## design.v

```verilog
module contador_de_programa(
    input  wire       clk,
    input  wire       reset,
    input  wire [6:0] cantidad_instrucciones,
    output reg  [1:0] fase,
    output reg  [6:0] o_contador,
    output reg        done
);
wire [6:0] siguiente = o_contador + 7'd1;
always @(posedge clk) begin
    if (reset) begin
        fase       <= 2'd0;
        o_contador <= 7'd0;
        done       <= (cantidad_instrucciones == 7'd0);
    end else if (!done) begin
        if (fase == 2'd2) begin
            fase       <= 2'd0;
            o_contador <= siguiente;
            if (siguiente == cantidad_instrucciones)
                done <= 1'b1;
        end else begin
            fase <= fase + 2'd1;
        end
    end
end
endmodule
module unidad_control
(
    input  [3:0] instruction,
    output reg       write_enable_RB,
    output reg       read_ram,
    output reg       write_ram,
    output reg [3:0] alu_opcode,
    output reg       valido
);
always @* begin
    write_enable_RB = 1'b0;
    read_ram        = 1'b0;
    write_ram       = 1'b0;
    alu_opcode      = 4'b0000;
    valido          = 1'b1;
    case (instruction)
        4'b0000: begin write_enable_RB = 1'b1; alu_opcode = 4'b0000; end  
        4'b0001: begin write_enable_RB = 1'b1; alu_opcode = 4'b0001; end  
        4'b0010: begin write_enable_RB = 1'b1; alu_opcode = 4'b0010; end  
        4'b0011: begin write_enable_RB = 1'b1; alu_opcode = 4'b0110; end  
        4'b0100: begin write_enable_RB = 1'b1; alu_opcode = 4'b0111; end  
        4'b0101: begin write_enable_RB = 1'b1; alu_opcode = 4'b1100; end  
        4'b0110: write_ram = 1'b1;                                         
        4'b0111: read_ram  = 1'b1;                                         
        default: valido = 1'b0;                                            
    endcase
end
endmodule
module alu(
    input  [3:0]      op,
    input  [31:0]     din1_alu,
    input  [31:0]     din2_alu,
    output reg [31:0] result_alu
);
always @* begin
    case (op)
        4'b0000: result_alu = din1_alu & din2_alu;
        4'b0001: result_alu = din1_alu | din2_alu;
        4'b0010: result_alu = din1_alu + din2_alu;
        4'b0110: result_alu = din1_alu - din2_alu;
        4'b0111: result_alu = (din1_alu < din2_alu) ? 32'd1 : 32'd0;
        4'b1100: result_alu = ~(din1_alu | din2_alu);
        default: result_alu = 32'd0;
    endcase
end
endmodule
module banco_de_registros(
    input  wire        clk,
    input  wire        reset,
    input  wire [4:0]  read_address_1,
    input  wire [4:0]  read_address_2,
    input  wire [4:0]  write_address,
    input  wire [31:0] data_write,
    input  wire        write_enable,
    output wire [31:0] data_register_1,
    output wire [31:0] data_register_2
);
reg [31:0] mem [0:31];
function [31:0] valor_inicial(input [4:0] r);
    case (r)
        5'd0:  valor_inicial = 32'h000000DE;
        5'd1:  valor_inicial = 32'h0000006F;
        5'd2:  valor_inicial = 32'h00000064;
        5'd3:  valor_inicial = 32'h000000C8;
        5'd7:  valor_inicial = 32'h00000014;
        5'd8:  valor_inicial = 32'h00000015;
        5'd9:  valor_inicial = 32'h00000016;
        5'd10: valor_inicial = 32'h00000052;
        5'd11: valor_inicial = 32'h0000001B;
        5'd12: valor_inicial = 32'h7FFFFFF3;
        5'd16: valor_inicial = 32'h00000017;
        5'd17: valor_inicial = 32'h00000018;
        5'd18: valor_inicial = 32'h00000019;
        default: valor_inicial = 32'h00000000;
    endcase
endfunction
integer i;
always @(posedge clk) begin
    if (reset) begin
        for (i = 0; i < 32; i = i + 1)
            mem[i] <= valor_inicial(i[4:0]);
    end else if (write_enable) begin
        mem[write_address] <= data_write;
    end
end
assign data_register_1 = mem[read_address_1];
assign data_register_2 = mem[read_address_2];
endmodule
module ram(
    input  wire        clk,
    input  wire [31:0] address,
    input  wire [31:0] din,
    input  wire        write_enable,
    output wire [31:0] dout
);
reg [31:0] mem [0:31];
always @(posedge clk) begin
    if (write_enable)
        mem[address[4:0]] <= din;
end
assign dout = mem[address[4:0]];
endmodule
module jericalla_evolucion(
    input  wire        clk,
    input  wire        reset,
    input  wire [6:0]  cantidad_instrucciones,
    output wire [6:0]  imem_addr,
    input  wire [18:0] imem_data,
    output reg  [31:0] data_out,
    output reg         zf,
    output reg         valid,
    output wire        done
);
wire [1:0] fase;
wire [6:0] pc;
contador_de_programa contador_de_programa_inst(
    .clk(clk),
    .reset(reset),
    .cantidad_instrucciones(cantidad_instrucciones),
    .fase(fase),
    .o_contador(pc),
    .done(done)
);
assign imem_addr = pc;
wire       cu_we_rb, cu_read_ram, cu_write_ram, cu_valido;
wire [3:0] cu_alu_opcode;
unidad_control unidad_control_inst(
    .instruction(imem_data[18:15]),
    .write_enable_RB(cu_we_rb),
    .read_ram(cu_read_ram),
    .write_ram(cu_write_ram),
    .alu_opcode(cu_alu_opcode),
    .valido(cu_valido)
);
wire [31:0] rb_dr1, rb_dr2;
reg  [31:0] resultado;
reg        b1_we_rb, b1_read_ram, b1_write_ram, b1_valido;
reg [3:0]  b1_alu_opcode;
reg [4:0]  b1_rd;
reg [31:0] b1_dr1, b1_dr2;
reg        b2_we_rb, b2_valido;
reg [4:0]  b2_rd;
wire activo = !done;
banco_de_registros banco_de_registros_inst(
    .clk(clk),
    .reset(reset),
    .read_address_1(imem_data[9:5]),
    .read_address_2(imem_data[4:0]),
    .write_address(b2_rd),
    .data_write(resultado),
    .write_enable(activo && fase == 2'd2 && b2_we_rb),
    .data_register_1(rb_dr1),
    .data_register_2(rb_dr2)
);
wire [31:0] alu_result;
alu alu_inst(
    .op(b1_alu_opcode),
    .din1_alu(b1_dr1),
    .din2_alu(b1_dr2),
    .result_alu(alu_result)
);
wire [31:0] ram_dout;
ram ram_inst(
    .clk(clk),
    .address(b1_dr1),
    .din(b1_dr2),
    .write_enable(activo && fase == 2'd1 && b1_write_ram),
    .dout(ram_dout)
);
always @(posedge clk) begin
    if (reset) begin
        b1_we_rb  <= 1'b0;
        b1_read_ram <= 1'b0;
        b1_write_ram <= 1'b0;
        b1_valido <= 1'b0;
        b2_we_rb  <= 1'b0;
        b2_valido <= 1'b0;
        valid     <= 1'b0;
        zf        <= 1'b0;
    end else begin
        valid <= 1'b0;
        if (activo) begin
            case (fase)
                2'd0: begin
                    b1_we_rb      <= cu_we_rb;
                    b1_read_ram   <= cu_read_ram;
                    b1_write_ram  <= cu_write_ram;
                    b1_valido     <= cu_valido;
                    b1_alu_opcode <= cu_alu_opcode;
                    b1_rd         <= imem_data[14:10];
                    b1_dr1        <= rb_dr1;
                    b1_dr2        <= rb_dr2;
                end
                2'd1: begin
                    b2_we_rb  <= b1_we_rb;
                    b2_valido <= b1_valido;
                    b2_rd     <= b1_rd;
                    if (b1_read_ram)
                        resultado <= ram_dout;
                    else if (b1_write_ram)
                        resultado <= b1_dr2;
                    else
                        resultado <= alu_result;
                end
                default: begin
                    valid    <= b2_valido;
                    data_out <= resultado;
                    if (b2_we_rb)
                        zf <= (resultado == 32'd0);
                end
            endcase
        end
    end
end
endmodule
```

## run.sh

```bash
#!/bin/bash
# the make line also repeats each setting of config.mk as NAME=value (left out here)
make -C /OpenROAD-flow-scripts/flow DESIGN_CONFIG=/design/flow/config.mk WORK_HOME=/design/flow/orfs CLKGATE_MAP_FILE= finish
```

## config.mk

```make
export PLATFORM = sky130hd
export DESIGN_NAME = jericalla_evolucion
export DESIGN_NICKNAME = jericalla_evolucion
export VERILOG_FILES = /design/flow/design.v
export SDC_FILE = /design/flow/constraint.sdc
export NUM_CORES = 4
export LEC_CHECK = 0
export CAP_MARGIN = 5
export CORE_MARGIN = 2
export CORE_UTILIZATION = 70
export SETUP_SLACK_MARGIN = 0.75
export SLEW_MARGIN = 20
```

## constraint.sdc

```tcl
create_clock -name core_clock -period 3.11 [get_ports {clk}]
set_input_delay 0.6220 -clock core_clock [delete_from_list [all_inputs] [get_ports {clk}]]
set_output_delay 0.6220 -clock core_clock [all_outputs]
set_load 0.01 [all_outputs]
```

==> results of run 1 <==
==> final cells by class <==
| cell class | instances | area share |
|---|---|---|
| Clock buffer | 269 | 0.0460 |
| Multi-Input combinational cell | 3214 | 0.300 |
| Clock inverter | 118 | 0.0109 |
| Antenna cell | 19 | 0.000388 |
| Tap cell | 1930 | 0.0197 |
| Sequential cell | 2208 | 0.539 |
| Inverter | 97 | 0.00307 |
| Timing Repair Buffer | 836 | 0.0806 |
==> repair_timing <==
item,4_1_cts,5_1_grt
gates resized,289,169
endpoints found under the setup margin,2883,2456
gates cloned,27,17
pin swaps,92,83
buffers inserted,77,58
==> routing by layer <==
| metal | up-vias | global-route usage |
|---|---|---|
| met5 | - | 0.000957 |
| met2 | 7688 | 0.751 |
| met3 | 2346 | 0.136 |
| met1 | 33400 | 0.570 |
| li1 | 25100 | - |
| met4 | 26 | 0.348 |
==> metrics by stage <==
stage           util  setup WS, ns  power (W)  setup TNS, ns
6_report       0.832        -0.117     0.0704         -0.732
4_1_cts        0.821       -0.0145     0.0691        -0.0260
5_1_grt        0.831        -0.202     0.0714          -1.65
3_3_place_gp   0.756        -0.158     0.0425          -1.00
2_1_floorplan      -        -0.308     0.0393         -83.32
3_5_place_dp   0.756        -0.176     0.0427          -1.63
==> PnR_summary.wiki, run 1 <==
=== Synthesis and place and route ===
{| class="wikitable"
! Metric !! Value
|-
| Outcome || finished with violations
|-
| Layout check failures || setup timing
|-
| Share of async-settable or async-resettable flops after synthesis || 0
|-
| Setup repair after global routing missed its margin || yes
|-
| Actual transition at the worst max-transition pin || approximately 1.2 ns
|-
| Ranking of synthesized cells by area || edfxtp_1, mux4_2, and2_1
|-
| Mean instance size in the synthesized netlist || 17.2 um^2
|-
| Critical Path Sink || resultado[31]
|-
| Clk pwr || ~0.027 W
|-
| Crit path depth || 14
|-
| Length of the first detailed-routing pass in iterations || 12
|-
| Hold-critical path endpoint || b1_rd[4]
|-
| Fraction of the mapped netlist area in adder cells || 0.0130
|-
| Post-synth tally of flip-flops with integrated enable || 2190
|-
| Sequential area share after synthesis || 0.637
|-
| Largest logic family || multiplexers
|-
| Distinct cell type count after synthesis || ~86
|-
| Number of fill cells || 6501
|-
| Number of buffers created by CTS || ~210
|-
| Register area || around 66000 um^2
|-
| Vias in the first global route || 68300
|-
| Fraction of power consumed by combinational cells || 0.138
|-
| Achievable clock frequency || 310 MHz
|-
| Clock share of power || 0.381
|-
| Sequential cell fraction of total power || 0.481
|-
| Worst-path cell with the longest stage delay || edfxtp_1
|-
| Number of violations of the max-capacitance limit || 0
|-
| # IOs || 70
|-
| Number of input and output port buffers inserted || about 69
|-
| Crit path setup slack, layout || -0.117 ns
|-
| Source-to-sink clock delay at the later pin of the worst-skew pair || ~0.89 ns
|-
| Worst r2r path cells || 14
|-
| Estimated wirelength of the detail-placed design || 194 mm
|-
| Mux contribution to synthesized area || 0.206
|-
| DRT antenna net count || 0
|-
| Post-synthesis net count || 6177
|-
| Leakage power || 42.1 nW
|-
| Number of nets in the layout || ~6700
|-
| Reg2reg setup slack || -0.12 ns
|-
| Power spent charging and discharging nets || 0.0181 W
|-
| Worst endpoint required time || 3.69 ns
|-
| Total GRT Usage || 0.477
|-
| Buffer depth of the longest clock path || 3
|-
| Tcrit/Tclk final || 1.04
|-
| Uppermost metal layer occupied by signal nets || met5
|-
| Routed met2 length || ~170 mm
|-
| Post-route cell area || 123000 um^2
|-
| Width of the die || 389 um
|-
| Top cell family by delay on the critical path || AND-OR/OR-AND gates
|-
| Cell taking the most area after synthesis || edfxtp_1
|-
| H-tree depth || 4
|-
| Launch instance of the worst register-to-register path || b1_dr1[1]
|-
| YS warnings || 6
|-
| Yosys xor share || 0.00261
|-
| Setup violation total in the final timing report || 12
|-
| Top power group || registers
|-
| Kind of critical path || flop to flop
|-
| Drt via density || roughly 7.9
|-
| Remaining global-route overflow || 0
|-
| Area of the synthesized netlist per yosys stat || 104000 um^2
|-
| Share of the synthesized area in the top cell type || 0.633
|-
| Delay of the slowest cell on the worst path || 0.46 ns
|-
| Number of cells in the finished layout apart from fillers || 8691
|-
| Area of the placeable core || around 150000 um^2
|-
| Synth Instances || 6042
|-
| Routed wire length on met3 || 57.9 mm
|-
| Library cell with the highest instance count after synthesis || edfxtp_1
|-
| Maximum VDD drop || 0.542 mV
|-
| Total placed cells including tap cells || about 8100
|-
| Std cell rows || 141
|-
| Logic cell area || 36800 um^2
|-
| Slew Limit Headroom || 0.222
|-
| Count of pins over their slew limit || 0
|-
| Number of cells in the yosys synthesis report || around 6000
|-
| Overall chip area || ~150000 um^2
|-
| Clock tree root driver cell || clkbuf_16
|-
| Count of hold buffers inserted by post-cts repair || 0
|-
| Clock edge transition at the registers on the reported setup and hold paths || 0.06 ns
|-
| Power drawn by the sequential cells || 0.0339 W
|-
| Die Y || 389 um
|-
| Worst-case hold slack || 0.301 ns
|-
| First-pass GRT wire length || 498 mm
|-
| Instance count along the most critical hold path || 1
|-
| Power density cells || ~570 nW/um^2
|-
| Pin count of the biggest net entering global routing || 74
|-
| Clock tree from TritonCTS || built
|-
| Pre-placement core utilization || 0.704
|-
| Routed wire length per instance || 42.7 um
|-
| And-or/or-and share of the synthesized area || 0.0316
|-
| Final Skew || 0.0632 ns
|-
| Routed length on met1 || 104 mm
|-
| Ranking of synthesized cells by instance count || edfxtp_1, mux4_2, and2_1
|-
| Synthesized cell area || 104000 um^2
|-
| Number of hold-slack violations in the final timing report || 0
|-
| Design internal power || 0.0523 W
|-
| Source of the critical timing path || b1_dr1[1]
|-
| Biggest fanout along the worst timing path || 3
|-
| Shortest period the worst path allows || ~3.2 ns
|-
| Count of unresolved DRC violations after routing || 0
|-
| Total length of routed wires || 371 mm
|-
| R2R Path End || resultado[31]
|-
| Last weighted congestion value of the routability-driven placer || 0.934
|-
| Arrival time of data at the critical path endpoint || 3.81 ns
|-
| Power in combinational cells || 0.00973 W
|-
| Classification of the worst-slack hold path || input port to flop
|-
| Cell breakdown of the critical path || buf_6, ha_2, a21o_1, and4_4, o211ai_1, nand3_1, buf_4, o211ai_1, buf_4, o211ai_1, buf_4, mux2i_1, a21oi_1, a21oi_1
|-
| Violation count after the first detailed-routing iteration || approximately 13000
|-
| Placed inst area || 112000 um^2
|-
| Number of vias in the routed layout || between 60000 and 70000
|-
| Post-synthesis share of cell area spent on and, or, nand and nor gates || 0.0860
|-
| Area growth syn-to-layout || 18.1%
|-
| Buf+Inv Stages, Crit Path || 4
|-
| Fraction of power spent switching nets || 0.257
|-
| Sink Count || 2208
|-
| Flops after synth || ~2200
|-
| Startpoint Class || flop
|-
| Critical Path End Type || flop
|-
| Initial antenna violation count || 37
|-
| Worst min-delay path startpoint || imem_data[14]
|-
| Predominant post-synthesis flop cell || edfxtp_1
|-
| Number of warning messages in the logs || 107
|}
==> run 2, diff against run 1 <==
- CAP_MARGIN: 5 -> 20
- CORE_ASPECT_RATIO: unset -> 0.85
- CORE_MARGIN: 2 -> 10
- CORE_UTILIZATION: 70 -> 40
- CTS_CLUSTER_DIAMETER: unset -> 261
- GPL_ROUTABILITY_DRIVEN: unset -> 0
- MAX_ROUTING_LAYER: unset -> met4
- MIN_ROUTING_LAYER: unset -> met1
- SETUP_SLACK_MARGIN: 0.75 -> unset
- SLEW_MARGIN: 20 -> 25
- clock period: 3.11 -> 9.55 ns (I/O delays scaled with it)
==> run 2 against run 1 <==
  * Now clean on timing, DRC and antenna
  * Sequential power is 67% lower
  * Clock-buffer cell count is 4 lower
  * First-iteration DRC count is 41% lower
  * Via count is 15% lower
  * Highest routed layer is now met4
==> PnR_summary.wiki, run 2 <==
=== Synthesis and place and route ===
{| class="wikitable"
! Metric !! Value
|-
| Delay of the slowest cell on the worst path || 0.76 ns (+0.30 ns)
|-
| Hold-critical path endpoint || b2_rd[4]
|-
| Number of buffers created by CTS || 226 (+6.6%)
|-
| Outcome || no timing/DRC/antenna violations
|-
| Power in combinational cells || 0.00239 W (-75%)
|-
| Buf+Inv Stages, Crit Path || 2 (-2)
|-
| Ranking of synthesized cells by instance count || edfxtp_1, mux4_2, and2_1
|-
| Number of input and output port buffers inserted || 69 (unchanged)
|-
| Count of hold buffers inserted by post-cts repair || 0 (unchanged)
|-
| Number of hold-slack violations in the final timing report || 0 (unchanged)
|-
| First-pass GRT wire length || 432 mm (-13%)
|-
| Cell resize tally after clock tree synthesis || 0 (-100%)
|-
| Total length of routed wires || 299 mm (-19%)
|-
| Flops after synth || 2208 (unchanged)
|-
| DRT antenna net count || 0 (unchanged)
|-
| Worst min-delay path startpoint || b1_rd[4]
|-
| Area growth syn-to-layout || 12.7%
|-
| Classification of the worst-slack hold path || flop to flop
|-
| Ranking of synthesized cells by area || edfxtp_1, mux4_2, and2_1
|-
| Post-synth tally of flip-flops with integrated enable || 2190 (unchanged)
|-
| Kind of critical path || flop to flop
|-
| Power drawn by the sequential cells || 0.0111 W (-67%)
|-
| Overall chip area || 281000 um^2 (+85%)
|-
| Critical Path End Type || flop
|-
| Distinct cell type count after synthesis || 86 (unchanged)
|-
| # IOs || 70 (unchanged)
|-
| CP dominant cell by count || o211ai_1
|-
| Met3 usage in global routing || 0.0312 (-0.104)
|-
| Achievable clock frequency || 204 MHz (-34%)
|-
| Post-synthesis share of cell area spent on and, or, nand and nor gates || 0.0860 (unchanged)
|-
| Yosys xor share || 0.00261 (unchanged)
|-
| Clock share of power || 0.416 (+0.035)
|-
| Leakage power || 38.3 nW (-9.0%)
|-
| Met2 layer usage reported by global route || 0.324 (-0.427)
|-
| Number of fill cells || 21900 (+240%)
|-
| Estimated wirelength of the detail-placed design || 187 mm (-3.9%)
|-
| Cell breakdown of the critical path || inv_2, buf_4, ha_1, a21oi_1, nand2_1, o211ai_1, nand3_1, o211ai_1, o211ai_1, xnor2_1, a221oi_1, a221oi_2
|-
| Sequential cell fraction of total power || 0.480 (about the same)
|-
| Pre-placement core utilization || 0.402 (-0.302)
|-
| Width of the die || 573 um (+47%)
|-
| Cell taking the most area after synthesis || edfxtp_1
|-
| Count of pins over their slew limit || 0 (unchanged)
|-
| Clock tree root driver cell || clkbuf_16
|-
| Drt via density || 6.01 (-24%)
|-
| Launch instance of the worst register-to-register path || b1_dr1[4]
|-
| Number of nets in the layout || 6116 (-8.8%)
|-
| Predominant post-synthesis flop cell || edfxtp_1
|-
| Share of async-settable or async-resettable flops after synthesis || 0 (unchanged)
|-
| Clock edge transition at the registers on the reported setup and hold paths || 0.06 ns (about the same)
|-
| Number of cells in the yosys synthesis report || 6042 (unchanged)
|-
| Critical Path Sink || resultado[27]
|-
| Worst-path cell with the longest stage delay || edfxtp_1
|-
| Mean instance size in the synthesized netlist || 17.2 um^2 (unchanged)
|-
| Fraction of the mapped netlist area in adder cells || 0.0130 (unchanged)
|-
| Number of violations of the max-capacitance limit || 0 (unchanged)
|-
| Top power group || registers
|-
| Maximum VDD drop || 0.164 mV (-70%)
|-
| Number of warning messages in the logs || 114 (+6.5%)
|-
| Vias in the first global route || 57800 (-15%)
|-
| Pin count of the biggest net entering global routing || 133 (+80%)
|-
| Largest logic family || multiplexers
|-
| Count of unresolved DRC violations after routing || 0 (unchanged)
|-
| R2R Path End || resultado[27]
|-
| Worst endpoint required time || 10.15 ns (+6.46 ns)
|-
| Buffer depth of the longest clock path || 3 (unchanged)
|-
| Area of the placeable core || 258000 um^2 (+75%)
|-
| Mux contribution to synthesized area || 0.206 (unchanged)
|-
| Reg2reg setup slack || 4.64 ns (+4.76 ns)
|-
| Synthesized cell area || 104000 um^2 (unchanged)
|-
| Routed wire length per instance || 31.0 um (-28%)
|-
| Sequential area share after synthesis || 0.637 (unchanged)
|-
| YS warnings || 6 (unchanged)
|-
| Startpoint Class || flop
|-
| Share of the synthesized area in the top cell type || 0.633 (unchanged)
|-
| Source-to-sink clock delay at the later pin of the worst-skew pair || 0.89 ns (about the same)
|-
| Sink Count || 2208 (unchanged)
|-
| Power spent charging and discharging nets || 0.00560 W (-69%)
|-
| Global-route track usage on met1 || 0.309 (-0.261)
|-
| H-tree depth || 4 (unchanged)
|-
| Number of cells in the finished layout apart from fillers || 9674 (+11%)
|-
| Tcrit/Tclk final || 0.514 (-0.524)
|-
| Power density cells || 197 nW/um^2 (-66%)
|-
| Initial antenna violation count || 13 (-65%)
|-
| Crit path depth || 12 (-2)
|-
| Remaining global-route overflow || 0 (unchanged)
|-
| Fraction of power spent switching nets || 0.243 (-0.0145)
|-
| Arrival time of data at the critical path endpoint || 5.50 ns (+1.69 ns)
|-
| Post-synthesis net count || 6177 (unchanged)
|-
| Post-CTS repair timing setup buffer count || 0 (-100%)
|-
| Clock tree from TritonCTS || built
|-
| Total placed cells including tap cells || 9222 (+14%)
|-
| Std cell rows || 172 (+22%)
|-
| Violation count after the first detailed-routing iteration || 7515 (-41%)
|-
| Slew Limit Headroom || 0.200 (-0.0217)
|-
| Clk pwr || 0.00959 W (-64%)
|-
| Setup repair after global routing missed its margin || no
|-
| Die Y || 490 um (+26%)
|-
| Design internal power || 0.0175 W (-67%)
|-
| Shortest period the worst path allows || 4.91 ns (+1.68 ns)
|-
| Setup total negative slack || 0 ns (+0.732 ns)
|-
| Source of the critical timing path || b1_dr1[4]
|-
| Biggest fanout along the worst timing path || 33 (+30)
|-
| Instance count along the most critical hold path || 0 (-1)
|-
| Synth Instances || 6042 (unchanged)
|-
| Library cell with the highest instance count after synthesis || edfxtp_1
|-
| Area of the synthesized netlist per yosys stat || 104000 um^2 (unchanged)
|-
| Number of vias in the routed layout || 58100 (-15%)
|-
| Final Skew || 0.0887 ns (+0.0256 ns)
|-
| Actual transition at the worst max-transition pin || 1.20 ns (+0.0447 ns)
|-
| Top cell family by delay on the critical path || AND-OR/OR-AND gates
|-
| Total GRT Usage || 0.217 (-0.260)
|-
| And-or/or-and share of the synthesized area || 0.0316 (unchanged)
|-
| Length of the first detailed-routing pass in iterations || 6 (-6)
|-
| Setup violation total in the final timing report || 0 (-12)
|-
| Fraction of power consumed by combinational cells || 0.104 (-0.034)
|-
| Worst r2r path cells || 12 (-2)
|-
| Busiest layer in global routing || met2
|}
[run 2: through the flow]
step / worst slack (ns) / instance area [um^2] / hold WS [ns] / utilization / power, W
2_1_floorplan: 3.69 / 104000 / 0.400 / - / 0.0128
3_3_place_gp: 3.84 / 109000 / 0.410 / 0.420 / 0.0136
3_5_place_dp: 4.01 / 109000 / 0.421 / 0.420 / 0.0136
4_1_cts: 4.76 / 117000 / 0.434 / 0.452 / 0.0232
5_1_grt: 4.54 / 117000 / 0.451 / 0.453 / 0.0237
6_report: 4.64 / 117000 / 0.433 / 0.453 / 0.0231
[run 2: area by class of cell]
class                   instances  area [um^2]  area share
flip-flops and latches       2208        66100       0.565
multi-input cells            3214        35800       0.306
clock buffers                 265         5800      0.0496
well taps                    3480         4350      0.0372
clock inverters               162         2280      0.0195
repair buffers                234         2240      0.0191
inverters                      97          364     0.00311
diodes                         14         35.0    0.000299
[run 2: metal layers]
metal  wire length (um)  vias up
li1                   -    24000
met1             127000    31000
met2             138000     2721
met3              23500      449
met4              10100        0
met5                  0        -
==> run 3, diff against run 2 <==
- CORE_ASPECT_RATIO: 0.85 -> 0.96
- CORE_MARGIN: 10 -> 2
- CORE_UTILIZATION: 40 -> 65
- CTS_CLUSTER_DIAMETER: 261 -> unset
- GPL_ROUTABILITY_DRIVEN: 0 -> 1
- GPL_TIMING_DRIVEN: unset -> 1
- HOLD_SLACK_MARGIN: unset -> -0.09
- SETUP_SLACK_MARGIN: unset -> -0.75
- SLEW_MARGIN: 25 -> 20
- clock period: 9.55 -> 9.72 ns (I/O delays scaled with it)
==> run 3 against run 2 <==
  * Synthesized cell count did not move
  * Routed wire length rose by 3.5%
  * First-iteration DRC count rose by 30%
  * Worst setup slack got worse by 0.095 ns
  * Combinational power barely moved
  * Critical path depth did not move
  * Maximum frequency fell by 5.1%
  * Sequential power barely moved
  * Cell area fell by 2.6%
  * Flip-flop count did not move
  * Critical endpoint unchanged
  * Largest cell class unchanged
==> PnR_summary.wiki, run 3 <==
=== Synthesis and place and route ===
{| class="wikitable"
! Metric !! Value
|-
| Clk pwr || 0.00834 W (-13%)
|-
| Number of buffers created by CTS || 217 (-4.0%)
|-
| Actual transition at the worst max-transition pin || 1.42 ns (+0.221 ns)
|-
| Buf+Inv Stages, Crit Path || 3 (+1)
|-
| Power density cells || 189 nW/um^2 (-3.8%)
|-
| Outcome || no timing/DRC/antenna violations
|-
| Clock tree root driver cell || clkbuf_16
|-
| Power spent charging and discharging nets || 0.00528 W (-5.8%)
|-
| Synthesized cell area || 104000 um^2 (unchanged)
|-
| Crit path setup slack, layout || 4.55 ns (-0.0953 ns)
|-
| Top cell family by delay on the critical path || AND-OR/OR-AND gates
|-
| Ranking of synthesized cells by area || edfxtp_1, mux4_2, and2_1
|-
| Top power group || registers
|-
| Leakage power || 37.8 nW (-1.1%)
|-
| Critical Path Sink || resultado[27]
|-
| Sequential area share after synthesis || 0.637 (unchanged)
|-
| CP dominant cell by count || buf_4
|-
| Number of fill cells || 9760 (-55%)
|-
| Synth Instances || 6042 (unchanged)
|-
| Pre-CTS setup slack || 4.17 ns (+0.160 ns)
|-
| Source of the critical timing path || b1_dr1[2]
|-
| Startpoint Class || flop
|-
| Number of nets in the layout || 6129 (+0.21%)
|-
| Number of violations of the max-capacitance limit || 0 (unchanged)
|-
| Length of the first detailed-routing pass in iterations || 6 (unchanged)
|-
| Violation count after the first detailed-routing iteration || 9803 (+30%)
|-
| Total length of routed wires || 310 mm (+3.5%)
|-
| First-pass GRT wire length || 442 mm (+2.4%)
|-
| Power drawn by the sequential cells || 0.0109 W (about the same)
|-
| R2R Path End || resultado[27]
|-
| Worst r2r path cells || 12 (unchanged)
|-
| Library cell with the highest instance count after synthesis || edfxtp_1
|-
| Worst endpoint required time || 10.26 ns (+0.11 ns)
|-
| Overall chip area || 163000 um^2 (-42%)
|-
| Predominant post-synthesis flop cell || edfxtp_1
|-
| Yosys xor share || 0.00261 (unchanged)
|-
| Drt via density || 7.30 (+22%)
|-
| Classification of the worst-slack hold path || flop to flop
|-
| Sequential cell fraction of total power || 0.504 (+0.024)
|-
| Total GRT Usage || 0.401 (+0.185)
|-
| Area growth syn-to-layout || 9.77%
|-
| Count of pins over their slew limit || 0 (unchanged)
|-
| Critical Path End Type || flop
|-
| Number of cells in the yosys synthesis report || 6042 (unchanged)
|-
| Number of vias in the routed layout || 60400 (+4.0%)
|-
| Mean instance size in the synthesized netlist || 17.2 um^2 (unchanged)
|-
| H-tree depth || 4 (unchanged)
|-
| Clock share of power || 0.386 (-0.030)
|-
| Crit path depth || 12 (unchanged)
|-
| Instance count along the most critical hold path || 0 (unchanged)
|-
| Ranking of synthesized cells by instance count || edfxtp_1, mux4_2, and2_1
|-
| Area of the synthesized netlist per yosys stat || 104000 um^2 (unchanged)
|-
| DRT antenna net count || 0 (unchanged)
|-
| Tcrit/Tclk final || 0.532 (+0.0183)
|-
| Buffer depth of the longest clock path || 3 (unchanged)
|-
| Maximum VDD drop || 0.204 mV (+24%)
|-
| Achievable clock frequency || 193 MHz (-5.1%)
|-
| Last weighted congestion value of the routability-driven placer || 0.944
|-
| Number of hold-slack violations in the final timing report || 0 (unchanged)
|-
| Biggest fanout along the worst timing path || 26 (-21%)
|-
| Post-synthesis net count || 6177 (unchanged)
|-
| Setup violation total in the final timing report || 0 (unchanged)
|-
| And-or/or-and share of the synthesized area || 0.0316 (unchanged)
|-
| Worst-case hold slack || 0.419 ns (-0.0146 ns)
|-
| Cell resize tally after clock tree synthesis || 0 (unchanged)
|-
| Worst min-delay path startpoint || b1_rd[0]
|-
| Width of the die || 412 um (-28%)
|-
| Final Skew || 0.0369 ns (-0.0519 ns)
|-
| Pin count of the biggest net entering global routing || 153 (+15%)
|-
| Slew Limit Headroom || 0.0526 (-0.147)
|-
| Clock tree from TritonCTS || built
|-
| Std cell rows || 143 (-17%)
|-
| Post-synth tally of flip-flops with integrated enable || 2190 (unchanged)
|-
| Initial antenna violation count || 20 (+7)
|-
| Number of input and output port buffers inserted || 69 (unchanged)
|-
| Design internal power || 0.0163 W (-6.5%)
|-
| Count of hold buffers inserted by post-cts repair || 0 (unchanged)
|-
| Share of the synthesized area in the top cell type || 0.633 (unchanged)
|-
| Number of warning messages in the logs || 116 (+1.8%)
|-
| Remaining global-route overflow || 0 (unchanged)
|-
| Post-CTS repair timing setup buffer count || 0 (unchanged)
|-
| Hold-critical path endpoint || b2_rd[0]
|-
| Setup repair after global routing missed its margin || no
|-
| Worst-path cell with the longest stage delay || edfxtp_1
|-
| Post-synthesis share of cell area spent on and, or, nand and nor gates || 0.0860 (unchanged)
|-
| Largest logic family || multiplexers
|-
| Fraction of power consumed by combinational cells || 0.110 (+0.006)
|-
| Estimated wirelength of the detail-placed design || 189 mm (+1.4%)
|-
| Area of the placeable core || 159000 um^2 (-39%)
|-
| Setup total negative slack || 0 ns (unchanged)
|-
| Pre-placement core utilization || 0.655 (+0.253)
|-
| Power in combinational cells || 0.00239 W (about the same)
|-
| Clock edge transition at the registers on the reported setup and hold paths || 0.06 ns (about the same)
|-
| Kind of critical path || flop to flop
|-
| Die Y || 396 um (-19%)
|-
| Shortest period the worst path allows || 5.17 ns (+0.265 ns)
|-
| Vias in the first global route || 58700 (+1.7%)
|-
| Count of unresolved DRC violations after routing || 0 (unchanged)
|-
| Share of async-settable or async-resettable flops after synthesis || 0 (unchanged)
|-
| Delay of the slowest cell on the worst path || 1.04 ns (+0.28 ns)
|-
| Routed wire length per instance || 37.5 um (+21%)
|-
| Arrival time of data at the critical path endpoint || 5.71 ns (+0.21 ns)
|-
| Cell taking the most area after synthesis || edfxtp_1
|-
| Launch instance of the worst register-to-register path || b1_dr1[2]
|-
| Reg2reg setup slack || 4.55 ns (-0.10 ns)
|-
| Mux contribution to synthesized area || 0.206 (unchanged)
|-
| YS warnings || 6 (unchanged)
|-
| Source-to-sink clock delay at the later pin of the worst-skew pair || 0.86 ns (-0.03 ns)
|-
| # IOs || 70 (unchanged)
|-
| Sink Count || 2208 (unchanged)
|-
| Fraction of power spent switching nets || 0.244 (+0.00138)
|-
| Flops after synth || 2208 (unchanged)
|-
| Distinct cell type count after synthesis || 86 (unchanged)
|-
| Cell breakdown of the critical path || buf_4, inv_2, buf_4, ha_1, nor4_1, o2111ai_1, a31o_2, o31ai_4, a31oi_1, xnor2_1, a221oi_1, a221oi_2
|-
| Fraction of the mapped netlist area in adder cells || 0.0130 (unchanged)
|}
run 3: area by class of cell:
class / count / area (um^2) / area share
inverter: 97 / 364 / 0.00319
multi-input combinational: 3214 / 35700 / 0.313
clock inverter: 130 / 1300 / 0.0114
timing repair buffer: 256 / 2250 / 0.0198
clock buffer: 261 / 5620 / 0.0493
tap: 2102 / 2630 / 0.0231
sequential: 2208 / 66100 / 0.580
antenna: 8 / 20.0 / 0.000176
run 3: metrics by stage:
step                 util  area, um^2  cells  power (W)
finish              0.719      114000   8276     0.0216
detailed placement  0.675      107000   7874     0.0134
global placement    0.675      107000   7873     0.0134
CTS                 0.719      114000   8265     0.0216
global route        0.719      114000   8274     0.0221
floorplan               -      104000   6042     0.0125
run 3: per-layer routing:
metal  vias up  global-route usage  part of all wire
met5         -                   -                 0
met4         0               0.133             0.039
met3       618               0.106              0.14
met2      4386               0.579              0.46
met1     31500               0.567              0.36
li1      24000                   -                 -
==> run 4, diff against run 3 <==
- CAP_MARGIN: 20 -> 5
- CELL_PAD_IN_SITES_DETAIL_PLACEMENT: unset -> 2
- CORE_ASPECT_RATIO: 0.96 -> 1.53
- CORE_MARGIN: 2 -> 8
- CORE_UTILIZATION: 65 -> 25
- GPL_ROUTABILITY_DRIVEN: 1 -> unset
- HOLD_SLACK_MARGIN: -0.09 -> unset
- MAX_ROUTING_LAYER: met4 -> met5
- MIN_ROUTING_LAYER: met1 -> met2
- SETUP_SLACK_MARGIN: -0.75 -> 1.23
- SLEW_MARGIN: 20 -> 15
- TNS_END_PERCENT: unset -> 25
- clock period: 9.72 -> 8.48 ns (I/O delays scaled with it)
==> run 4 against run 3 <==
  * Hold slack improved by 0.083 ns
  * Routed wire length increased by 25%
  * Clock-buffer cell count decreased by 5
  * Via count increased by 32%
  * Still clean on timing, DRC and antenna
  * First-iteration DRC count increased by 110%
==> PnR_summary.wiki, run 4 <==
=== Synthesis and place and route ===
{| class="wikitable"
! Metric !! Value
|-
| Outcome || no timing/DRC/antenna violations
|-
| Shortest period the worst path allows || 4.97 ns (-0.206 ns)
|-
| Number of vias in the routed layout || 80000 (+32%)
|-
| Ranking of synthesized cells by area || edfxtp_1, mux4_2, and2_1
|-
| Length of the first detailed-routing pass in iterations || 10 (+4)
|-
| Last weighted congestion value of the routability-driven placer || 0.939 (-0.47%)
|-
| Setup total negative slack || 0 ns (unchanged)
|-
| Power spent charging and discharging nets || 0.00682 W (+29%)
|-
| Slew Limit Headroom || 0.130 (+0.0774)
|-
| Number of cells in the yosys synthesis report || 6042 (unchanged)
|-
| Critical Path Sink || resultado[23]
|-
| Clock edge transition at the registers on the reported setup and hold paths || 0.07 ns (about the same)
|-
| Top power group || registers
|-
| Post-CTS repair timing setup buffer count || 0 (unchanged)
|-
| Design internal power || 0.0186 W (+14%)
|-
| Power drawn by the sequential cells || 0.0125 W (+10%)
|-
| Buffer depth of the longest clock path || 4 (+1)
|-
| Tcrit/Tclk final || 0.586 (+0.0535)
|-
| Fraction of power spent switching nets || 0.268 (+0.0242)
|-
| Clock tree from TritonCTS || built
|-
| Classification of the worst-slack hold path || flop to flop
|-
| Mux contribution to synthesized area || 0.206 (unchanged)
|-
| Final Skew || 0.0932 ns (+0.0563 ns)
|-
| Library cell with the highest instance count after synthesis || edfxtp_1
|-
| Synth Instances || 6042 (unchanged)
|-
| Mean instance size in the synthesized netlist || 17.2 um^2 (unchanged)
|-
| Worst r2r path cells || 8 (-4)
|-
| Post-synthesis share of cell area spent on and, or, nand and nor gates || 0.0860 (unchanged)
|-
| Top cell family by delay on the critical path || buffers and inverters
|-
| Violation count after the first detailed-routing iteration || 21100 (+110%)
|-
| Source of the critical timing path || b1_dr1[1]
|-
| Cell breakdown of the critical path || buf_4, buf_4, buf_4, mux4_2, mux4_2, o21ai_1, a32o_1, a31oi_1
|-
| Distinct cell type count after synthesis || 86 (unchanged)
|-
| Number of cells in the finished layout apart from fillers || 11700 (+41%)
|-
| Area of the placeable core || 415000 um^2 (+160%)
|-
| Reg2reg setup slack || 3.51 ns (-1.03 ns)
|-
| First-pass GRT wire length || 537 mm (+21%)
|-
| Sequential cell fraction of total power || 0.493 (-0.011)
|-
| Fraction of the mapped netlist area in adder cells || 0.0130 (unchanged)
|-
| Total placed cells including tap cells || 11200 (+42%)
|-
| Ranking of synthesized cells by instance count || edfxtp_1, mux4_2, and2_1
|-
| Source-to-sink clock delay at the later pin of the worst-skew pair || 0.95 ns (+0.09 ns)
|-
| Remaining global-route overflow || 0 (unchanged)
|-
| Drt via density || 6.85 (-6.1%)
|-
| Critical Path End Type || flop
|-
| Power density cells || 215 nW/um^2 (+13%)
|-
| Routed wire length per instance || 33.2 um (-11%)
|-
| Overall chip area || 437000 um^2 (+170%)
|-
| Launch instance of the worst register-to-register path || b1_dr1[1]
|-
| Post-synth tally of flip-flops with integrated enable || 2190 (unchanged)
|-
| Count of unresolved DRC violations after routing || 0 (unchanged)
|-
| Number of nets in the layout || 6134 (+0.082%)
|-
| Crit path depth || 8 (-4)
|-
| YS warnings || 6 (unchanged)
|-
| Clk pwr || 0.00993 W (+19%)
|-
| Initial antenna violation count || 3 (-85%)
|-
| Sequential area share after synthesis || 0.637 (unchanged)
|-
| Kind of critical path || flop to flop
|-
| Width of the die || 537 um (+30%)
|-
| Count of pins over their slew limit || 0 (unchanged)
|-
| Leakage power || 37.8 nW (about the same)
|-
| Clock tree root driver cell || clkbuf_16
|-
| Number of violations of the max-capacitance limit || 0 (unchanged)
|-
| Setup repair after global routing missed its margin || no
|-
| H-tree depth || 4 (unchanged)
|-
| Sink Count || 2208 (unchanged)
|-
| Worst min-delay path startpoint || b2_valido
|-
| Startpoint Class || flop
|-
| Buf+Inv Stages, Crit Path || 3 (unchanged)
|-
| Die Y || 813 um (+110%)
|-
| Area of the synthesized netlist per yosys stat || 104000 um^2 (unchanged)
|-
| Pre-CTS setup slack || 2.96 ns (-1.22 ns)
|-
| Worst-path cell with the longest stage delay || buf_4
|-
| Flops after synth || 2208 (unchanged)
|-
| Share of the synthesized area in the top cell type || 0.633 (unchanged)
|-
| Number of input and output port buffers inserted || 69 (unchanged)
|-
| Count of hold buffers inserted by post-cts repair || 0 (unchanged)
|-
| Worst endpoint required time || 9.09 ns (-1.17 ns)
|-
| Share of async-settable or async-resettable flops after synthesis || 0 (unchanged)
|-
| Power in combinational cells || 0.00296 W (+24%)
|-
| Number of buffers created by CTS || 216 (-0.46%)
|-
| Yosys xor share || 0.00261 (unchanged)
|-
| Std cell rows || 293 (+100%)
|-
| Synthesized cell area || 104000 um^2 (unchanged)
|-
| Hold-critical path endpoint || valid
|-
| # IOs || 70 (unchanged)
|-
| Pre-placement core utilization || 0.250 (-0.405)
|-
| Crit path setup slack, layout || 3.51 ns (-1.03 ns)
|-
| CP dominant cell by count || buf_4
|-
| Number of warning messages in the logs || 112 (-3.4%)
|-
| Number of hold-slack violations in the final timing report || 0 (unchanged)
|-
| DRT antenna net count || 0 (unchanged)
|-
| Worst-case hold slack || 0.502 ns (+0.0835 ns)
|-
| Arrival time of data at the critical path endpoint || 5.58 ns (-0.13 ns)
|-
| Pin count of the biggest net entering global routing || 121 (-21%)
|-
| Delay of the slowest cell on the worst path || 0.80 ns (-0.24 ns)
|-
| Total length of routed wires || 388 mm (+25%)
|-
| Vias in the first global route || 93300 (+59%)
|-
| Estimated wirelength of the detail-placed design || 241 mm (+27%)
|-
| Maximum VDD drop || 0.163 mV (-20%)
|-
| Setup violation total in the final timing report || 0 (unchanged)
|-
| Largest logic family || multiplexers
|-
| Sum of internal, switching and leakage power || 0.0254 W (+18%)
|-
| Fraction of power consumed by combinational cells || 0.117 (+0.007)
|-
| Total GRT Usage || 0.256 (-0.145)
|-
| Cell resize tally after clock tree synthesis || 0 (unchanged)
|-
| Area growth syn-to-layout || 14.0%
|-
| And-or/or-and share of the synthesized area || 0.0316 (unchanged)
|-
| Biggest fanout along the worst timing path || 50 (+92%)
|-
| Achievable clock frequency || 201 MHz (+4.2%)
|-
| Clock share of power || 0.391 (+0.005)
|-
| Cell taking the most area after synthesis || edfxtp_1
|-
| R2R Path End || resultado[23]
|-
| Predominant post-synthesis flop cell || edfxtp_1
|-
| Actual transition at the worst max-transition pin || 1.30 ns (-0.118 ns)
|-
| Post-synthesis net count || 6177 (unchanged)
|-
| Instance count along the most critical hold path || 1 (+1)
|}
[run 4: area by class of cell]
type	instances	area, um^2
antenna	54	135
clock buffer	256	5630
clock inverter	133	1140
fill	42600	297000
inverter	97	364
multi-input combinational	3214	35700
sequential	2208	66100
tap	5457	6830
timing repair buffer	262	2410
[run 4: per-layer routing]
metal / global-route usage / vias up / part of all wire
met2: 0.346 / 27200 / 0.53
met5: 0.0457 / - / 0.0052
met1: - / 25100 / 0
met3: 0.283 / 3821 / 0.35
met4: 0.0721 / 55 / 0.12
li1: - / 23900 / -
[run 4: stage by stage]
| step | util | instance area [um^2] |
|---|---|---|
| after floorplan | - | 104000 |
| after global routing | 0.285 | 118000 |
| after detailed placement | 0.268 | 111000 |
| after global placement | 0.268 | 111000 |
| final | 0.285 | 118000 |
| after CTS | 0.284 | 118000 |
==> run 5, diff against run 4 <==
- ABC_AREA: unset -> 1
- CAP_MARGIN: 5 -> 20
- CELL_PAD_IN_SITES_DETAIL_PLACEMENT: 2 -> unset
- CORE_ASPECT_RATIO: 1.53 -> 1.29
- CORE_MARGIN: 8 -> 2
- CORE_UTILIZATION: 25 -> 40
- CTS_CLUSTER_DIAMETER: unset -> 261
- GPL_ROUTABILITY_DRIVEN: unset -> 1
- GPL_TIMING_DRIVEN: 1 -> unset
- MAX_ROUTING_LAYER: met5 -> met4
- MIN_ROUTING_LAYER: met2 -> met1
- SETUP_SLACK_MARGIN: 1.23 -> unset
- SLEW_MARGIN: 15 -> 25
- TNS_END_PERCENT: 25 -> unset
- clock period: 8.48 -> 9.55 ns (I/O delays scaled with it)
==> run 5 against run 4 <==
  * Highest routed layer is now met4
  * Flip-flop count stayed put
  * Total power is 12% lower
  * Register-to-register slack better by 1.8 ns
  * Core utilization is 16 points higher
  * Die size is 40% lower
==> PnR_summary.wiki, run 5 <==
=== Synthesis and place and route ===
{| class="wikitable"
! Metric !! Value
|-
| Outcome || no timing/DRC/antenna violations
|-
| Fraction of power spent switching nets || 0.267 (-0.00117)
|-
| DRT antenna net count || 0 (unchanged)
|-
| Hold-critical path endpoint || b2_rd[0]
|-
| Pin count of the biggest net entering global routing || 171 (+41%)
|-
| Share of async-settable or async-resettable flops after synthesis || 0 (unchanged)
|-
| YS warnings || 6 (unchanged)
|-
| Share of the synthesized area in the top cell type || 0.638 (+0.00480)
|-
| Number of warning messages in the logs || 129 (+15%)
|-
| Area growth syn-to-layout || 10.9%
|-
| Instance count along the most critical hold path || 0 (-1)
|-
| Total length of routed wires || 384 mm (-0.81%)
|-
| Final Skew || 0.0384 ns (-0.0548 ns)
|-
| Clk pwr || 0.00869 W (-12%)
|-
| Estimated wirelength of the detail-placed design || 225 mm (-6.5%)
|-
| Maximum VDD drop || 0.203 mV (+24%)
|-
| Synthesized cell area || 103000 um^2 (-0.75%)
|-
| H-tree depth || 4 (unchanged)
|-
| Setup repair after global routing missed its margin || no
|-
| Worst min-delay path startpoint || b1_rd[0]
|-
| Logic cell area || 32700 um^2 (-8.4%)
|-
| Leakage power || 39.6 nW (+4.7%)
|-
| Clock tree root driver cell || clkbuf_16
|-
| Actual transition at the worst max-transition pin || 1.13 ns (-0.169 ns)
|-
| Biggest fanout along the worst timing path || 26 (-48%)
|-
| Setup violation total in the final timing report || 0 (unchanged)
|-
| Predominant post-synthesis flop cell || edfxtp_1
|-
| Shortest period the worst path allows || 5.13 ns
|-
| Fraction of the mapped netlist area in adder cells || 0.0131 (+0.0000989)
|-
| Startpoint Class || input port
|-
| Design internal power || 0.0164 W (-12%)
|-
| Clock edge transition at the registers on the reported setup and hold paths || 0.06 ns (about the same)
|-
| Worst r2r path cells || 9 (+1)
|-
| Classification of the worst-slack hold path || flop to flop
|-
| Length of the first detailed-routing pass in iterations || 9 (-1)
|-
| Clock share of power || 0.389 (-0.002)
|-
| # IOs || 70 (unchanged)
|-
| Number of nets in the layout || 9603 (+57%)
|-
| Post-synthesis share of cell area spent on and, or, nand and nor gates || 0.140 (+0.0537)
|-
| Number of input and output port buffers inserted || 69 (unchanged)
|-
| Number of fill cells || 23500 (-45%)
|-
| Initial antenna violation count || 8 (+5)
|-
| And-or/or-and share of the synthesized area || 0.160 (+0.128)
|-
| Number of hold-slack violations in the final timing report || 0 (unchanged)
|-
| Worst-path cell with the longest stage delay || clkdlybuf4s50_1
|-
| Crit path depth || 8 (unchanged)
|-
| Distinct cell type count after synthesis || 52 (-40%)
|-
| Area of the placeable core || 256000 um^2 (-38%)
|-
| Clock tree from TritonCTS || built
|-
| Launch instance of the worst register-to-register path || b1_dr1[1]
|-
| Largest logic family || AND-OR/OR-AND gates
|-
| Vias in the first global route || 78900 (-15%)
|-
| Buffer depth of the longest clock path || 3 (-1)
|-
| Tcrit/Tclk final || 0.537 (-0.0489)
|-
| Mean instance size in the synthesized netlist || 10.6 um^2 (-39%)
|-
| Achievable clock frequency || 195 MHz
|-
| Width of the die || 451 um (-16%)
|-
| Routed wire length per instance || 29.4 um (-11%)
|-
| First-pass GRT wire length || 546 mm (+1.8%)
|-
| Register area || 66100 um^2 (about the same)
|-
| Count of pins over their slew limit || 0 (unchanged)
|-
| Buf+Inv Stages, Crit Path || 4 (+1)
|-
| Synth Instances || 9756 (+61%)
|-
| Kind of critical path || input port to flop
|-
| Source-to-sink clock delay at the later pin of the worst-skew pair || 0.91 ns (-0.04 ns)
|-
| Library cell with the highest instance count after synthesis || edfxtp_1
|-
| R2R Path End || resultado[21]
|-
| Number of vias in the routed layout || 82300 (+2.8%)
|-
| Pre-placement core utilization || 0.403 (+0.152)
|-
| Last weighted congestion value of the routability-driven placer || 0.942 (+0.28%)
|-
| Post-route cell area || 114000 um^2 (-3.4%)
|-
| Top power group || registers
|-
| Power in combinational cells || 0.00260 W (-12%)
|-
| Total placed cells including tap cells || 12600 (+13%)
|-
| Overall chip area || 262000 um^2 (-40%)
|-
| Post-CTS repair timing setup buffer count || 0 (unchanged)
|-
| Power density cells || 196 nW/um^2 (-8.9%)
|-
| Yosys xor share || 0.000765 (-0.00185)
|-
| Number of buffers created by CTS || 222 (+2.8%)
|-
| Flops after synth || 2208 (unchanged)
|-
| Die Y || 581 um (-29%)
|-
| Total GRT Usage || 0.292 (+0.0355)
|-
| Slew Limit Headroom || 0.244 (+0.114)
|-
| Count of unresolved DRC violations after routing || 0 (unchanged)
|-
| Power spent charging and discharging nets || 0.00598 W (-12%)
|-
| Sink Count || 2208 (unchanged)
|-
| Top cell family by delay on the critical path || buffers and inverters
|-
| Post-synth tally of flip-flops with integrated enable || 2190 (unchanged)
|-
| Drt via density || 6.30 (-8.1%)
|-
| Ranking of synthesized cells by area || edfxtp_1, nor2_1, o21ai_0
|-
| Source of the critical timing path || reset
|-
| Worst endpoint required time || 10.07 ns (+0.98 ns)
|-
| Arrival time of data at the critical path endpoint || 5.65 ns (+0.07 ns)
|-
| Delay of the slowest cell on the worst path || 0.83 ns (+0.03 ns)
|-
| Mux contribution to synthesized area || 0 (-0.206)
|-
| Number of cells in the finished layout apart from fillers || 13100 (+12%)
|-
| Sequential cell fraction of total power || 0.495 (+0.002)
|-
| Final standard cell utilization of the core || 0.446 (+0.161)
|-
| Fraction of power consumed by combinational cells || 0.116 (about the same)
|-
| Setup total negative slack || 0 ns (unchanged)
|-
| Cell breakdown of the critical path || clkdlybuf4s50_1, nor3_4, inv_2, nor3_4, nand2_2, buf_4, nand2_2, buf_4
|-
| Reg2reg setup slack || 5.34 ns (+1.83 ns)
|-
| Cell taking the most area after synthesis || edfxtp_1
|-
| Std cell rows || 211 (-28%)
|-
| Critical Path Sink || banco_de_registros_inst.mem[15][26]
|-
| Number of cells in the yosys synthesis report || 9756 (+61%)
|-
| Number of violations of the max-capacitance limit || 0 (unchanged)
|-
| Power drawn by the sequential cells || 0.0111 W (-10%)
|-
| Remaining global-route overflow || 0 (unchanged)
|-
| Area of the synthesized netlist per yosys stat || 103000 um^2 (-0.75%)
|-
| Placed inst area || 107000 um^2 (-3.6%)
|-
| Post-synthesis net count || 9891 (+60%)
|-
| Sequential area share after synthesis || 0.641 (+0.00483)
|-
| Critical Path End Type || flop
|-
| Count of hold buffers inserted by post-cts repair || 0 (unchanged)
|-
| Cell resize tally after clock tree synthesis || 0 (unchanged)
|-
| Ranking of synthesized cells by instance count || edfxtp_1, nor2_1, o21ai_0
|-
| Violation count after the first detailed-routing iteration || 10800 (-49%)
|}
## run 5: final cells by class
class	count	area share
Antenna cell	7	0.000153
Clock buffer	265	0.0506
Clock inverter	146	0.0114
Inverter	394	0.0135
Multi-Input combinational cell	6342	0.286
Sequential cell	2208	0.578
Tap cell	3408	0.0373
Timing Repair Buffer	300	0.0225
## run 5: stage by stage
step	setup slack (ns)	total power (W)	hold WS, ns
after floorplan	4.04	0.0127	0.400
after global placement	3.68	0.0137	0.427
after detailed placement	3.64	0.0138	0.415
after CTS	4.60	0.0223	0.418
after global routing	4.39	0.0229	0.441
final	4.42	0.0224	0.431
## run 5: metal layers
layer	GRT usage	vias to the layer above	share of wire
met5	-	-	0
met4	0.151	0	0.060
met3	0.0578	1322	0.11
met2	0.463	5846	0.47
met1	0.353	40300	0.36
li1	-	34800	-
==> run 6, diff against run 5 <==
- ABC_AREA: 1 -> 0
- CORE_ASPECT_RATIO: 1.29 -> unset
- CORE_UTILIZATION: 40 -> 70
- CTS_CLUSTER_DIAMETER: 261 -> unset
- CTS_CLUSTER_SIZE: unset -> 14
- GPL_ROUTABILITY_DRIVEN: 1 -> unset
- MAX_ROUTING_LAYER: met4 -> unset
- MIN_ROUTING_LAYER: met1 -> unset
- SETUP_SLACK_MARGIN: unset -> -0.29
- SLEW_MARGIN: 25 -> 20
- clock period: 9.55 -> 3.11 ns (I/O delays scaled with it)
==> run 6 against run 5 <==
  * Now fails the layout checks on setup timing
  * Clock skew rose by 0.018 ns
  * Routed wire length fell by 17%
  * Cell area rose by 3.4%
  * Critical path depth rose by 1
  * Flip-flop count did not move
  * Clock-buffer cell count fell by 4
  * Synthesized cell count fell by 38%
  * Clock power rose to 3.0 times the previous value
  * Core utilization rose by 36 points
  * Non-clock buffer count rose by 352
  * Critical path type is now flop to flop
  * Highest routed layer is now met5
==> PnR_summary.wiki, run 6 <==
=== Synthesis and place and route ===
{| class="wikitable"
! Metric !! Value
|-
| Number of hold-slack violations in the final timing report || 0 (unchanged)
|-
| Flops after synth || 2208 (unchanged)
|-
| Arrival time of data at the critical path endpoint || 3.87 ns (-1.78 ns)
|-
| Final Skew || 0.0568 ns (+0.0185 ns)
|-
| Source of the critical timing path || b1_dr1[0]
|-
| Sink Count || 2208 (unchanged)
|-
| Yosys xor share || 0.00261 (+0.00185)
|-
| Cell breakdown of the critical path || buf_4, buf_12, buf_4, mux4_2, nand2_1, a21oi_1, a21oi_1, o221ai_1, and3_1
|-
| Synth Instances || 6042 (-38%)
|-
| Source-to-sink clock delay at the later pin of the worst-skew pair || 0.88 ns (-0.03 ns)
|-
| Worst min-delay path startpoint || imem_data[13]
|-
| Outcome || finished with violations
|-
| Critical Path End Type || flop
|-
| Number of buffers created by CTS || 214 (-3.6%)
|-
| Power in combinational cells || 0.00827 W (+220%)
|-
| Achievable clock frequency || 304 MHz
|-
| Leakage power || 40.2 nW (+1.6%)
|-
| Largest logic family || multiplexers
|-
| Post-synth tally of flip-flops with integrated enable || 2190 (unchanged)
|-
| Overall chip area || 151000 um^2 (-42%)
|-
| Layout check failures || setup timing
|-
| R2R Path End || resultado[0]
|-
| Hold-critical path endpoint || b1_rd[3]
|-
| Power drawn by the sequential cells || 0.0339 W (+210%)
|-
| Slew Limit Headroom || 0.286 (+0.0422)
|-
| Violation count after the first detailed-routing iteration || 9773 (-9.1%)
|-
| Design internal power || 0.0516 W (+210%)
|-
| Delay of the slowest cell on the worst path || 0.58 ns (-0.25 ns)
|-
| Mux contribution to synthesized area || 0.206 (+0.206)
|-
| Worst r2r path cells || 9 (unchanged)
|-
| Area growth syn-to-layout || 13.8%
|-
| Buffer depth of the longest clock path || 3 (unchanged)
|-
| Critical Path Sink || resultado[0]
|-
| Share of async-settable or async-resettable flops after synthesis || 0 (unchanged)
|-
| Share of the synthesized area in the top cell type || 0.633 (-0.00480)
|-
| Maximum VDD drop || 0.516 mV (+150%)
|-
| Setup total negative slack || -0.872 ns (-0.872 ns)
|-
| Synthesized cell area || 104000 um^2 (+0.76%)
|-
| Worst-path cell with the longest stage delay || mux4_2
|-
| Number of warning messages in the logs || 103 (-20%)
|-
| Clock tree from TritonCTS || built
|-
| Post-synthesis net count || 6177 (-38%)
|-
| H-tree depth || 4 (unchanged)
|-
| Reg2reg setup slack || -0.18 ns (-5.52 ns)
|-
| Last weighted congestion value of the routability-driven placer || 0.918 (-2.5%)
|-
| Kind of critical path || flop to flop
|-
| Power spent charging and discharging nets || 0.0168 W (+180%)
|-
| Number of input and output port buffers inserted || 69 (unchanged)
|-
| Fraction of the mapped netlist area in adder cells || 0.0130 (-0.0000989)
|-
| Std cell rows || 141 (-33%)
|-
| Drt via density || 7.51 (+19%)
|-
| Cell taking the most area after synthesis || edfxtp_1
|-
| Launch instance of the worst register-to-register path || b1_dr1[0]
|-
| Tcrit/Tclk final || 1.06 (+0.520)
|-
| Post-synthesis share of cell area spent on and, or, nand and nor gates || 0.0860 (-0.0537)
|-
| Die Y || 389 um (-33%)
|-
| Fraction of power spent switching nets || 0.245 (-0.0220)
|-
| And-or/or-and share of the synthesized area || 0.0316 (-0.128)
|-
| Routed wire length per instance || 37.6 um (+28%)
|-
| Classification of the worst-slack hold path || input port to flop
|-
| Number of vias in the routed layout || 63900 (-22%)
|-
| Power density cells || 578 nW/um^2 (+200%)
|-
| Clk pwr || 0.0262 W (+200%)
|-
| Top power group || registers
|-
| Area of the synthesized netlist per yosys stat || 104000 um^2 (+0.76%)
|-
| First-pass GRT wire length || 458 mm (-16%)
|-
| Total length of routed wires || 320 mm (-17%)
|-
| Length of the first detailed-routing pass in iterations || 14 (+5)
|-
| Setup violation total in the final timing report || 15 (+15)
|-
| Cell resize tally after clock tree synthesis || 0 (unchanged)
|-
| Post-CTS repair timing setup buffer count || 0 (unchanged)
|-
| Vias in the first global route || 65900 (-17%)
|-
| Clock share of power || 0.383 (-0.006)
|-
| Distinct cell type count after synthesis || 86 (+65%)
|-
| Crit path setup slack, layout || -0.177 ns (-4.60 ns)
|-
| Shortest period the worst path allows || 3.29 ns
|-
| # IOs || 70 (unchanged)
|-
| YS warnings || 6 (unchanged)
|-
| Ranking of synthesized cells by instance count || edfxtp_1, mux4_2, and2_1
|-
| Crit path depth || 9 (+1)
|-
| Initial antenna violation count || 29 (+21)
|-
| DRT antenna net count || 0 (unchanged)
|-
| Remaining global-route overflow || 0 (unchanged)
|-
| Number of cells in the yosys synthesis report || 6042 (-38%)
|-
| Number of nets in the layout || 6522 (-32%)
|-
| Biggest fanout along the worst timing path || 29 (+12%)
|-
| Count of unresolved DRC violations after routing || 0 (unchanged)
|-
| Actual transition at the worst max-transition pin || 1.06 ns (-0.0699 ns)
|-
| Top cell family by delay on the critical path || buffers and inverters
|-
| Clock tree root driver cell || clkbuf_16
|-
| Library cell with the highest instance count after synthesis || edfxtp_1
|-
| Total GRT Usage || 0.432 (+0.140)
|-
| Worst endpoint required time || 3.70 ns (-6.37 ns)
|-
| Count of hold buffers inserted by post-cts repair || 0 (unchanged)
|-
| Pin count of the biggest net entering global routing || 74 (-57%)
|-
| Worst-case hold slack || 0.339 ns (-0.0923 ns)
|-
| Clock edge transition at the registers on the reported setup and hold paths || 0.06 ns (about the same)
|-
| Estimated wirelength of the detail-placed design || 192 mm (-15%)
|-
| Width of the die || 389 um (-14%)
|-
| Area of the placeable core || 147000 um^2 (-42%)
|-
| Instance count along the most critical hold path || 1 (+1)
|-
| Predominant post-synthesis flop cell || edfxtp_1
|-
| Pre-placement core utilization || 0.704 (+0.302)
|-
| Count of pins over their slew limit || 0 (unchanged)
|-
| Sequential area share after synthesis || 0.637 (-0.00483)
|-
| Ranking of synthesized cells by area || edfxtp_1, mux4_2, and2_1
|-
| Fraction of power consumed by combinational cells || 0.121 (+0.005)
|-
| Number of violations of the max-capacitance limit || 0 (unchanged)
|-
| Startpoint Class || flop
|-
| Sequential cell fraction of total power || 0.496 (about the same)
|-
| Buf+Inv Stages, Crit Path || 3 (-1)
|-
| Mean instance size in the synthesized netlist || 17.2 um^2 (+63%)
|}
run 6: area by class of cell:
class                           instances  area, um^2
Sequential cell                      2208       66100
Clock inverter                        137        1410
Antenna cell                            8        20.0
Inverter                               97         370
Tap cell                             1930        2410
Fill cell                            7334       29300
Multi-Input combinational cell       3214       35600
Clock buffer                          261        5580
Timing Repair Buffer                  652        6650
run 6: metal layers:
layer,GRT usage,vias up,part of all wire
li1,-,24800,-
met1,0.542,32100,0.32
met2,0.703,5622,0.49
met3,0.0946,1424,0.12
met4,0.251,24,0.071
met5,0,-,0.00048
run 6: stage by stage:
stage | cell area [um^2] | worst slack (ns) | total power, W | utilization | std cells
after floorplan | 104000 | -0.564 | 0.0392 | - | 6042
after global placement | 111000 | -0.0417 | 0.0423 | 0.754 | 8101
after detailed placement | 111000 | -0.122 | 0.0424 | 0.754 | 8101
after CTS | 118000 | -0.0867 | 0.0681 | 0.801 | 8499
after global routing | 118000 | -0.288 | 0.0697 | 0.801 | 8500
final | 118000 | -0.177 | 0.0683 | 0.802 | 8507
==> run 7, diff against run 6 <==
- ABC_AREA: 0 -> 1
- CORE_ASPECT_RATIO: unset -> 1.19
- CORE_UTILIZATION: 70 -> 72
- CTS_CLUSTER_DIAMETER: unset -> 381
- CTS_CLUSTER_SIZE: 14 -> 13
- GPL_ROUTABILITY_DRIVEN: unset -> 0
- GPL_TIMING_DRIVEN: unset -> 1
- MIN_ROUTING_LAYER: unset -> met1
- PLACE_DENSITY_LB_ADDON: unset -> 0.14
- SETUP_SLACK_MARGIN: -0.29 -> 0.9
==> run 7 against run 6 <==
  * The run now fails in global routing
  * Die size shrank 3.5%
  * Synthesized cell count is 61% higher
  * Synthesized area down 0.75%
==> PnR_summary.wiki, run 7 <==
== Run summary ==
{| class="wikitable"
! Metric !! Value
|-
| Outcome || did not finish
|-
| Failing step || global routing
|-
| First Error || [ERROR GRT-0232] Routing congestion too high. Check the congestion heatmap in the GUI.
|-
| YS warnings || 6 (unchanged)
|-
| Total GRT Usage || 0.723
|-
| Area of the placeable core || 142000 um^2 (-3.5%)
|-
| Mean instance size in the synthesized netlist || 10.6 um^2 (-39%)
|-
| Flops after synth || 2208 (unchanged)
|-
| Sequential area share after synthesis || 0.641 (+0.00483)
|-
| Clock tree root driver cell || clkbuf_16
|-
| Number of input and output port buffers inserted || 69 (unchanged)
|-
| Share of async-settable or async-resettable flops after synthesis || 0 (unchanged)
|-
| Cell taking the most area after synthesis || edfxtp_1
|-
| Post-synth tally of flip-flops with integrated enable || 2190 (unchanged)
|-
| Predominant post-synthesis flop cell || edfxtp_1
|-
| Die Y || 417 um (+7.1%)
|-
| Std cell rows || 151 (+7.1%)
|-
| Ranking of synthesized cells by instance count || edfxtp_1, nor2_1, o21ai_0
|-
| Estimated wirelength of the detail-placed design || 231 mm (+20%)
|-
| Ranking of synthesized cells by area || edfxtp_1, nor2_1, o21ai_0
|-
| Mux contribution to synthesized area || 0 (-0.206)
|-
| Synthesized cell area || 103000 um^2 (-0.75%)
|-
| Buffer depth of the longest clock path || 3 (unchanged)
|-
| Number of cells in the yosys synthesis report || 9756 (+61%)
|-
| Remaining global-route overflow || 304
|-
| Pre-placement core utilization || 0.725 (+0.0203)
|-
| Overall chip area || 146000 um^2 (-3.5%)
|-
| Width of the die || 351 um (-9.9%)
|-
| Fraction of the mapped netlist area in adder cells || 0.0131 (+0.0000989)
|-
| Distinct cell type count after synthesis || 52 (-40%)
|-
| Largest logic family || AND-OR/OR-AND gates
|-
| Post-synthesis net count || 9891 (+60%)
|-
| Post-synthesis share of cell area spent on and, or, nand and nor gates || 0.140 (+0.0537)
|-
| Number of buffers created by CTS || 187 (-13%)
|-
| Yosys xor share || 0.000765 (-0.00185)
|-
| Area of the synthesized netlist per yosys stat || 103000 um^2 (-0.75%)
|-
| # IOs || 70 (unchanged)
|-
| Library cell with the highest instance count after synthesis || edfxtp_1
|-
| Synth Instances || 9756 (+61%)
|-
| And-or/or-and share of the synthesized area || 0.160 (+0.128)
|-
| Share of the synthesized area in the top cell type || 0.638 (+0.00480)
|-
| Sink Count || 2208 (unchanged)
|-
| H-tree depth || 4 (unchanged)
|}
[run 7: repair_timing]
item / in CTS
gates resized: 314
pin swaps: 56
gates cloned: 24
buffers inserted: 72
setup endpoints to repair: 3145
hold buffers: 0
[run 7: metal layers]
| layer | track usage | GRT overflow |
|---|---|---|
| met1 | 0.749 | 3 |
| met2 | 0.881 | 138 |
| met3 | 0.545 | 13 |
| met4 | 0.712 | 148 |
| met5 | 0.256 | 2 |
[run 7: metrics by stage]
step                total power, W  instance area, um^2  setup WS [ns]  std cells
CTS                         0.0638               117000          0.638      11800
detailed placement          0.0426               109000         0.0423      11500
global placement            0.0423               109000          0.133      11500
floorplan                   0.0390               103000          0.278       9756
Power and IR drop assume default switching activity.
